==> inputs of job 5156 <==
Design dmc_top, start of the top module:
module dmc_top (
    input         clk_i,
    input         rst_n_i,
    input         start_i,
    input         read_i,
    input         write_i,
    input  [31:0] address_i,
    input  [31:0] data_i,
    output [31:0] data_o,
    output        ready_o,
    output        mem_read_o,
    output        mem_write_o,
    output [31:0] mem_address_o,
    output [31:0] mem_data_o,
    input  [31:0] mem_data_i
);
localparam BLOCK_SIZE = 32;
localparam NUM_OF_BLOCKS_PER_LINE = 4;
localparam NUM_OF_CACHE_LINES = 4;
localparam ADDRESS_SIZE = 32;
localparam LINE_SIZE = NUM_OF_BLOCKS_PER_LINE * BLOCK_SIZE;
wire hit, read_flush, read_fetch, write_flush, write_fetch;
wire cache_read, cache_write, cache_read_line, cache_write_line;
wire [BLOCK_SIZE - 1: 0]   data_from_cache, data_to_cache;
wire [ADDRESS_SIZE - 1: 0] address_from_cache, address_to_cache;
wire [LINE_SIZE - 1: 0]    line_from_cache, line_to_cache;
DMC_Controller #(.BLOCK_SIZE(BLOCK_SIZE), .NUM_OF_BLOCKS_PER_LINE(NUM_OF_BLOCKS_PER_LINE),
                 .NUM_OF_CACHE_LINES(NUM_OF_CACHE_LINES), .ADDRESS_SIZE(ADDRESS_SIZE)) controller (
    .clk_i(clk_i),
    .rst_n_i(rst_n_i),
    .write_i(write_i),
    .read_i(read_i),
    .hit_i(hit),
    .start_from_CPU_i(start_i),
    .read_flush_i(read_flush),
    .read_fetch_i(read_fetch),
    .write_flush_i(write_flush),
    .write_fetch_i(write_fetch),
    .address_from_CPU_i(address_i),
    .address_from_cache_i(address_from_cache),
    .data_from_CPU_i(data_i),
    .data_from_cache_i(data_from_cache),
    .data_from_memory_i(mem_data_i),
    .line_i(line_from_cache),
    .data_to_CPU_o(data_o),
    .data_to_cache_o(data_to_cache),
  ...
make LEC_CHECK=0 CAP_MARGIN=20 CELL_PAD_IN_SITES_DETAIL_PLACEMENT=2 CORE_MARGIN=2 CORE_UTILIZATION=40 CTS_CLUSTER_DIAMETER=140 GPL_TIMING_DRIVEN=0 MAX_ROUTING_LAYER=met4 SLEW_MARGIN=20 finish   # period 5.3 ns
run.sh (not shown) runs the stock make flow with config.mk's settings and CLKGATE_MAP_FILE=.
==> job 1990: changes against job 5156 <==
ABC_AREA = 1   (was unset)
CELL_PAD_IN_SITES_DETAIL_PLACEMENT = unset   (was 2)
CORE_UTILIZATION = 72   (was 40)
CTS_CLUSTER_DIAMETER = unset   (was 140)
GPL_TIMING_DRIVEN = unset   (was 0)
MAX_ROUTING_LAYER = unset   (was met4)
==> flow/constraint.sdc (replaced) <==
create_clock -name core_clock -period 3.55 [get_ports {clk_i}]
set_input_delay 0.7100 -clock core_clock [delete_from_list [all_inputs] [get_ports {clk_i}]]
set_output_delay 0.7100 -clock core_clock [all_outputs]
set_load 0.01 [all_outputs]
==> job 2044: changes against job 5156 <==
CELL_PAD_IN_SITES_DETAIL_PLACEMENT = unset   (was 2)
CTS_CLUSTER_DIAMETER = unset   (was 140)
GPL_TIMING_DRIVEN = unset   (was 0)
MAX_ROUTING_LAYER = unset   (was met4)
==> flow/constraint.sdc (replaced) <==
create_clock -name core_clock -period 4.19 [get_ports {clk_i}]
set_input_delay 0.8380 -clock core_clock [delete_from_list [all_inputs] [get_ports {clk_i}]]
set_output_delay 0.8380 -clock core_clock [all_outputs]
set_load 0.01 [all_outputs]
==> GITHUB_STEP_SUMMARY <==
### Flow metrics

| Metric | Value |
|---|---|
| CP required | `4.66 ns` |
| Top routing layer in use | `met5` |
| Data arrival time of the worst path | `4.31 ns` |
| Flop+latch power | `17.1 mW` |
| Comb gates | `1119` |
| Setup slack after layout | `0.350 ns` |
| Inverters | `16` |
| N_diodes | `0` |
| Gpl congestion | `0.764` |
| Slew @ Worst Pin | `1.11 ns` |
| Status | `complete, no violations` |
That was job 2044.
==> GITHUB_STEP_SUMMARY <==
### Flow metrics

| Metric | Value |
|---|---|
| CP required | `5.84 ns` |
| Status | `finished with violations` |
| Slew @ Worst Pin | `1.28 ns` |
| Setup slack after layout | `-0.0584 ns` |
| Data arrival time of the worst path | `5.90 ns` |
| Gpl congestion | `0.855` |
| Inverters | `16` |
| Comb gates | `1119` |
| Flop+latch power | `13.5 mW` |
| # setup viols final | `31` |
| Layout violations | `negative setup slack` |
| N_diodes | `14` |
That was job 5156.
==> GITHUB_STEP_SUMMARY <==
### Flow metrics

| Metric | Value |
|---|---|
| Status | `complete, no violations` |
| Die ar. | `83000 sq um` |
| N_diodes | `8` |
| Inverters | `164` |
| Gpl congestion | `0.942` |
| Setup slack after layout | `0.109 ns` |
| CP required | `4.17 ns` |
| Data arrival time of the worst path | `4.06 ns` |
| Comb gates | `2275` |
| Flop+latch power | `20.1 mW` |
That was job 1990.
No activity file was given, so power comes from the tool's default toggle rates.
